==> flow/design.v (excerpt) <==
module system_top (
    input  wire         clk, 
    input  wire         rst,
    input  wire         rx,
    output wire         tx,
    input  wire         miso,
    output wire         sclk,
    output wire         mosi,
    output wire         cs_n,
    output wire         nrst_pd,
    output wire [4:0]   pwm_servos,  
    input  wire [4:0]   input_ir,
	output wire [4:0] led_busy,
	output wire         led1, led2
);
Size: about 4800 cells after synthesis, roughly 980 flip-flops, ~0.044 mm2 of cells after synthesis.
Settings: LEC_CHECK=0, ABC_AREA=1, CAP_MARGIN=20, CELL_PAD_IN_SITES_DETAIL_PLACEMENT=2, CELL_PAD_IN_SITES_GLOBAL_PLACEMENT=1, CORE_MARGIN=2, CORE_UTILIZATION=40, CTS_CLUSTER_SIZE=25, SLEW_MARGIN=20; clock period 8.0 ns.
run.sh (not shown) runs the stock make flow with config.mk's settings and CLKGATE_MAP_FILE=.
Next try:
ABC_AREA = unset   (was 1)
CELL_PAD_IN_SITES_DETAIL_PLACEMENT = unset   (was 2)
CELL_PAD_IN_SITES_GLOBAL_PLACEMENT = unset   (was 1)
CORE_UTILIZATION = 58   (was 40)
CTS_CLUSTER_SIZE = 44   (was 25)
clock period = 5.39 ns   (was 8.0 ns; I/O delays follow)
Result: The changed run passed the timing, design-rule and antenna checks; via count shrinks by about 14%; sequential share of layout area grows by 1.5 points; count of clock-buffer cells in the layout shrinks by 26; final area shrinks by about 3%; wire length shrinks by about 27%; core utilization grows by 20 points.
Next try:
CORE_UTILIZATION = 70   (was 58)
CTS_CLUSTER_SIZE = unset   (was 44)
clock period = 2.71 ns   (was 5.39 ns; I/O delays follow)
Effect: With this change the flow completed and failed the layout checks on negative setup slack; synthesized area is unchanged; clock power rises by 100%; setup slack loses 1.6 ns; non-clock buffer count rises by 280; count of clock-buffer cells in the layout falls by 1.

system_top again, from the RTL that the note above started with.
// system_top
module system_top (
    input  wire         clk, 
    input  wire         rst,
    input  wire         rx,
    output wire         tx,
    input  wire         miso,
    output wire         sclk,
    output wire         mosi,
    output wire         cs_n,
    output wire         nrst_pd,
    output wire [4:0]   pwm_servos,  
    input  wire [4:0]   input_ir,
	output wire [4:0] led_busy,
	output wire         led1, led2
);
==> flow/config.mk <==
export PLATFORM = sky130hd
export DESIGN_NAME = system_top
export DESIGN_NICKNAME = system_top
export VERILOG_FILES = /design/flow/design.v
export SDC_FILE = /design/flow/constraint.sdc
export NUM_CORES = 4
export LEC_CHECK = 0
export CAP_MARGIN = 10
export CELL_PAD_IN_SITES_DETAIL_PLACEMENT = 0
export CELL_PAD_IN_SITES_GLOBAL_PLACEMENT = 3
export CORE_MARGIN = 10
export CORE_UTILIZATION = 65
export CTS_CLUSTER_DIAMETER = 284
export CTS_CLUSTER_SIZE = 44
export GPL_ROUTABILITY_DRIVEN = 0
export GPL_TIMING_DRIVEN = 1
export MAX_ROUTING_LAYER = met4
export MIN_ROUTING_LAYER = met2
export PLACE_DENSITY_LB_ADDON = 0.09
export SLEW_MARGIN = 20
==> flow/constraint.sdc <==
create_clock -name core_clock -period 3.52 [get_ports {clk}]
set_input_delay 0.7040 -clock core_clock [delete_from_list [all_inputs] [get_ports {clk}]]
set_output_delay 0.7040 -clock core_clock [all_outputs]
set_load 0.01 [all_outputs]
The first run failed in 3_1_place_gp_skip_io.
Next try:
- CAP_MARGIN: 10 -> 20
- CELL_PAD_IN_SITES_DETAIL_PLACEMENT: 0 -> unset
- CELL_PAD_IN_SITES_GLOBAL_PLACEMENT: 3 -> unset
- CORE_MARGIN: 10 -> 2
- CORE_UTILIZATION: 65 -> 17
- CTS_CLUSTER_DIAMETER: 284 -> unset
- CTS_CLUSTER_SIZE: 44 -> unset
- GPL_ROUTABILITY_DRIVEN: 0 -> unset
- GPL_TIMING_DRIVEN: 1 -> unset
- MAX_ROUTING_LAYER: met4 -> unset
- MIN_ROUTING_LAYER: met2 -> unset
- PLACE_DENSITY_LB_ADDON: 0.09 -> unset
- clock period: 3.52 -> 4.8 ns (I/O delays scaled with it)
What happened:
- This time the run produced a clean layout
- die size came out higher to 3.3 times its value
- synthesized area does not change
- synthesized cell count stays the same
Next try:
- CORE_UTILIZATION: 17 -> 58
- CTS_CLUSTER_SIZE: unset -> 44
- SETUP_SLACK_MARGIN: unset -> 1.58
- clock period: 4.8 -> 5.39 ns (I/O delays scaled with it)
The new run completed without violations.
Core utilization came out higher by 45 points.
Routed wire length came out lower by 2.6%.
Design area came out lower by 5.9%.
Global-route usage came out higher by 17 points.
Next try:
- CORE_UTILIZATION: 58 -> 60
- CTS_CLUSTER_SIZE: 44 -> unset
- SETUP_SLACK_MARGIN: 1.58 -> unset
- clock period: 5.39 -> 3.33 ns (I/O delays scaled with it)
Outcome: Sequential share of layout area falls by 0.61 points. Global-route usage rises by 0.97 points. Via count rises by 1.0%. Total power rises by 64%. Hold slack barely changes. Worst setup slack is worse by 1.6 ns. Register-to-register slack is worse by 1.6 ns. Wire length stays flat.

Starting RTL as in the previous note.
clock: 2.71 ns
lec_check: 0
abc_area: 1
cap_margin: 5
core_margin: 2
core_utilization: 72
cts_cluster_diameter: 361
hold_slack_margin: 0.28
setup_slack_margin: 0.21
slew_margin: 20
The first run completed, yet does not pass: setup timing.
Change:
--- a/flow/config.mk
+++ b/flow/config.mk
@@ -9 +9 @@
-export CAP_MARGIN = 5
+export CAP_MARGIN = 20
@@ -11,4 +11 @@
-export CORE_UTILIZATION = 72
-export CTS_CLUSTER_DIAMETER = 361
-export HOLD_SLACK_MARGIN = 0.28
-export SETUP_SLACK_MARGIN = 0.21
+export CORE_UTILIZATION = 45
==> flow/constraint.sdc (replaced) <==
create_clock -name core_clock -period 6.29 [get_ports {clk}]
set_input_delay 1.2580 -clock core_clock [delete_from_list [all_inputs] [get_ports {clk}]]
set_output_delay 1.2580 -clock core_clock [all_outputs]
set_load 0.01 [all_outputs]
After rerunning: With this change the flow passed the timing, design-rule and antenna checks. Cell count came out higher by about 5%. Wire length fell by about 9%. Synthesized area is unchanged. Synthesized cell count does not change. Die size rose by 59%. Via count fell by about 9%. Fmax is lower by about 30%.
Change:
--- a/flow/config.mk
+++ b/flow/config.mk
@@ -8 +7,0 @@
-export ABC_AREA = 1
@@ -9,0 +9 @@
+export CORE_ASPECT_RATIO = 0.72
@@ -11 +11 @@
-export CORE_UTILIZATION = 45
+export CORE_UTILIZATION = 70
==> flow/constraint.sdc (replaced) <==
create_clock -name core_clock -period 2.68 [get_ports {clk}]
set_input_delay 0.5360 -clock core_clock [delete_from_list [all_inputs] [get_ports {clk}]]
set_output_delay 0.5360 -clock core_clock [all_outputs]
set_load 0.01 [all_outputs]
What happened: The changed run completed, yet does not pass: setup timing; sequential power increases by well over a third; non-clock buffer count increases by 311; worst setup slack got worse by 2.6 ns.
Change:
--- a/flow/config.mk
+++ b/flow/config.mk
@@ -9 +8,0 @@
-export CORE_ASPECT_RATIO = 0.72
@@ -11 +10 @@
-export CORE_UTILIZATION = 70
+export CORE_UTILIZATION = 40
==> flow/constraint.sdc (replaced) <==
create_clock -name core_clock -period 8.0 [get_ports {clk}]
set_input_delay 1.6000 -clock core_clock [delete_from_list [all_inputs] [get_ports {clk}]]
set_output_delay 1.6000 -clock core_clock [all_outputs]
set_load 0.01 [all_outputs]
Result:
- The new run completed without violations
- first-iteration DRC count decreases by 49%
- critical path depth drops by 2
- sequential cell count stays the same
- via count fell by 12%
- design area is lower by 4.1%
- register-to-register slack improved by 3.9 ns
- routed wire length is lower by 16%
- setup slack improved by 3.9 ns
- total power goes down by 65%

== old ==
Starting RTL as in the previous note.
==> flow/config.mk <==
export PLATFORM = sky130hd
export DESIGN_NAME = system_top
export DESIGN_NICKNAME = system_top
export VERILOG_FILES = /design/flow/design.v
export SDC_FILE = /design/flow/constraint.sdc
export NUM_CORES = 4
export LEC_CHECK = 0
export CAP_MARGIN = 20
export CELL_PAD_IN_SITES_DETAIL_PLACEMENT = 2
export CELL_PAD_IN_SITES_GLOBAL_PLACEMENT = 0
export CORE_ASPECT_RATIO = 1.92
export CORE_MARGIN = 10
export CORE_UTILIZATION = 38
export CTS_CLUSTER_SIZE = 84
export GPL_ROUTABILITY_DRIVEN = 1
export GPL_TIMING_DRIVEN = 1
export PLACE_DENSITY = 0.52
export SLEW_MARGIN = 20
==> flow/constraint.sdc <==
create_clock -name core_clock -period 5.34 [get_ports {clk}]
set_input_delay 1.0680 -clock core_clock [delete_from_list [all_inputs] [get_ports {clk}]]
set_output_delay 1.0680 -clock core_clock [all_outputs]
set_load 0.01 [all_outputs]
Setup changes, old to new
==> flow/config.mk <==
export PLATFORM = sky130hd
export DESIGN_NAME = system_top
export DESIGN_NICKNAME = system_top
export VERILOG_FILES = /design/flow/design.v
export SDC_FILE = /design/flow/constraint.sdc
export NUM_CORES = 4
export LEC_CHECK = 0
export CAP_MARGIN = 20
export CORE_MARGIN = 2
export CORE_UTILIZATION = 40
export SLEW_MARGIN = 20
==> flow/constraint.sdc <==
create_clock -name core_clock -period 3.2 [get_ports {clk}]
set_input_delay 0.6400 -clock core_clock [delete_from_list [all_inputs] [get_ports {clk}]]
set_output_delay 0.6400 -clock core_clock [all_outputs]
set_load 0.01 [all_outputs]
Depth of the worst hold-timing path: new and old compared, higher one is new
From old to new the numbers moved as follows: total length of routed met3 wires now sits higher, final cell count without fillers now sits higher, clock network area share now sits higher.
primary input to flop as the class of the worst hold path was reported by new, and flop to flop by old.

run 1:
system_top again, from the RTL that the note above started with.
clock: 2.71 ns
lec_check: 0
abc_area: 1
cap_margin: 5
core_margin: 2
core_utilization: 72
cts_cluster_size: 72
hold_slack_margin: -0.1
slew_margin: 20
Complete run, failing final checks: run 1, reason setup timing.
Relative to run 1, the following input files were edited for run 2:
- CORE_UTILIZATION now 70, was 72
- ABC_AREA now 0, was 1
- HOLD_SLACK_MARGIN no longer set, was -0.1
- CTS_CLUSTER_SIZE no longer set, was 72
- PLACE_DENSITY_LB_ADDON now 0.01, previously not set
- SETUP_SLACK_MARGIN now 0.78, previously not set
[summary]
Run 2: complete, dirty (setup timing). Changes observed in run 2 relative to run 1: via count has decreased; net switching fraction of the power has increased; final clock period utilization by the worst path has increased; core utilization of the finished layout has increased. Run 2 vs run 1 on part of the total power dissipated in sequential elements: run 2 is the lower one. Run 2 vs run 1, start point of the critical path: comm_inst.handler.rx_buf[2][4] vs comm_inst.rx_fifo.dout[6]. Compared with run 1, total power in run 2 increased slightly. Number of gates given a new drive strength after cts up 280 in run 2 wrt run 1.
Here is what was changed in the inputs of run 3 compared with run 2.
- CORE_UTILIZATION now 40, was 70
- ABC_AREA no longer set, was 0
- SETUP_SLACK_MARGIN no longer set, was 0.78
- PLACE_DENSITY_LB_ADDON no longer set, was 0.01
- CAP_MARGIN now 20, was 5
- the clock period (ns, I/O delays scaled along) now 4.8, was 2.71
--- outcome ---
Run 3 completed every stage of the flow, and the final layout passed the timing, design-rule and antenna checks.
Compared with run 2, in run 3 number of instances resized during post-cts repair dropped 294; clock skew dropped 0.0038 ns; core footprint climbed about 80%; multi-input logic cell count barely changed.
Run 3 vs run 2, timing startpoint of the critical path: comm_inst.rx_fifo.dout[2] vs comm_inst.handler.rx_buf[2][4]
The wire length in run 2 is 1.3 times that in run 3.
Re switching power: run 3 and run 2 aren't equal, and the lower value belongs to run 3.

== build 14 ==
Starting RTL as in the previous note.
export LEC_CHECK = 0
export ABC_AREA = 1
export CAP_MARGIN = 30
export CELL_PAD_IN_SITES_DETAIL_PLACEMENT = 2
export CELL_PAD_IN_SITES_GLOBAL_PLACEMENT = 2
export CORE_MARGIN = 2
export CORE_UTILIZATION = 40
export CTS_CLUSTER_SIZE = 40
export GPL_ROUTABILITY_DRIVEN = 0
export GPL_TIMING_DRIVEN = 1
export PLACE_DENSITY_LB_ADDON = 0.02
export SLEW_MARGIN = 40
export TNS_END_PERCENT = 10
create_clock -name core_clock -period 8.0 [get_ports {clk}]
Every stage of the flow completed for build 14, and the final layout passed the timing, design-rule and antenna checks.
#### Input delta (build 1 over build 14)
# build 14
export LEC_CHECK = 0
export ABC_AREA = 1
export CAP_MARGIN = 30
export CELL_PAD_IN_SITES_DETAIL_PLACEMENT = 2
export CELL_PAD_IN_SITES_GLOBAL_PLACEMENT = 2
export CORE_MARGIN = 2
export CORE_UTILIZATION = 40
export CTS_CLUSTER_SIZE = 40
export GPL_ROUTABILITY_DRIVEN = 0
export GPL_TIMING_DRIVEN = 1
export PLACE_DENSITY_LB_ADDON = 0.02
export SLEW_MARGIN = 40
export TNS_END_PERCENT = 10
create_clock -name core_clock -period 8.0 [get_ports {clk}]
# build 1
export LEC_CHECK = 0
export ABC_AREA = 1
export CAP_MARGIN = 5
export CORE_MARGIN = 2
export CORE_UTILIZATION = 70
export SETUP_SLACK_MARGIN = 0.21
export SLEW_MARGIN = 20
create_clock -name core_clock -period 2.71 [get_ports {clk}]
## What came out
Build 14 and build 1: one clean run, build 14; the rest did not finish clean.
Build 1: complete, dirty (setup timing)
Build 1 against build 14; post-route total power is up by more than 100%.
In build 1, relative area change from synthesis to final layout is higher than in build 14.
Layout filler cell count in build 1 is 8,220 below build 14.
Re total of plain and repair buffers excluding clock buffers: build 1 and build 14 aren't equal, and the lower value belongs to build 14.
Changes observed in build 1 relative to build 14: clock power share lower; die width has decreased; data-path buffer share of cell area in the final layout went up; number of placed cells counting well taps shrank by 8.3%; via total after detailed routing rose 1,160.
When build 1 is set beside build 14, its total die size turns out to be about 40% smaller.
As far as number of sequential cells goes, build 14 and build 1 are indistinguishable; the numbers are identical.
Inputs modified between build 1 and build 65:
# build 1
export LEC_CHECK = 0
export ABC_AREA = 1
export CAP_MARGIN = 5
export CORE_MARGIN = 2
export CORE_UTILIZATION = 70
export SETUP_SLACK_MARGIN = 0.21
export SLEW_MARGIN = 20
create_clock -name core_clock -period 2.71 [get_ports {clk}]
# build 65
export LEC_CHECK = 0
export ABC_AREA = 1
export CAP_MARGIN = 5
export CORE_MARGIN = 2
export CORE_UTILIZATION = 72
export CTS_CLUSTER_SIZE = 72
export HOLD_SLACK_MARGIN = 0.28
export PLACE_DENSITY_LB_ADDON = 0.01
export SETUP_SLACK_MARGIN = 0.77
export SLEW_MARGIN = 20
create_clock -name core_clock -period 2.71 [get_ports {clk}]
==> comparison <==
Nothing crashed in build 65 and all stages finished; the problem is that the final layout failed, the offending checks being setup timing. Comparing build 65 with build 1, the area share of and-or/or-and cells after synthesis came out essentially unchanged. Of build 1 and build 65, the higher DRC marker count from the first detailed-route iteration belongs to build 65. The lower total core area came out of build 65. Build 65: tap cell count is 56 lower than what build 1 reported. In build 65 the die area turned out 0.0018 sq mm lower than in build 1. Re xor and xnor area share after synthesis: no difference whatsoever between build 65 and build 1. Sort build 1 and build 65 by via count desc -> top: build 65. Diff build 1 -> build 65 | global-route wire length before repair | up slightly.
What build 66 does differently from build 65 at the input level:
# build 65
export LEC_CHECK = 0
export ABC_AREA = 1
export CAP_MARGIN = 5
export CORE_MARGIN = 2
export CORE_UTILIZATION = 72
export CTS_CLUSTER_SIZE = 72
export HOLD_SLACK_MARGIN = 0.28
export PLACE_DENSITY_LB_ADDON = 0.01
export SETUP_SLACK_MARGIN = 0.77
export SLEW_MARGIN = 20
create_clock -name core_clock -period 2.71 [get_ports {clk}]
# build 66
export LEC_CHECK = 0
export ABC_AREA = 0
export CAP_MARGIN = 15
export CORE_ASPECT_RATIO = 1.8
export CORE_MARGIN = 2
export CORE_UTILIZATION = 72
export CTS_CLUSTER_DIAMETER = 363
export SETUP_SLACK_MARGIN = 0.77
export SLEW_MARGIN = 20
create_clock -name core_clock -period 2.68 [get_ports {clk}]
--- outcome ---
Each of build 66 and build 65 falls short of a clean finish.
Build 66 finished every stage; the final checks, however, were not passed, the failures being setup timing.
No crash in build 65: every stage finished, but the layout fails its final checks due to setup timing.
From build 65 to build 66 the numbers moved as follows: average vias per placed instance now larger; detailed-routed wire length on met2 now larger.
Changes observed in build 66 relative to build 65: clock tree buffer count of the final layout has decreased; power share of the combinational group went down 0.8 points.
Taking build 65 as the reference point, the core utilization of the finished layout of build 66 falls by 0.63 points.
Sort build 66 and build 65 by xor/xnor cell area share of the yosys netlist desc -> top: build 66
From build 65 to build 66 the numbers moved as follows: maximum clock frequency now sits lower, total die area now sits lower.
Power figures rest on the tool's default switching activity, not on a simulated workload.
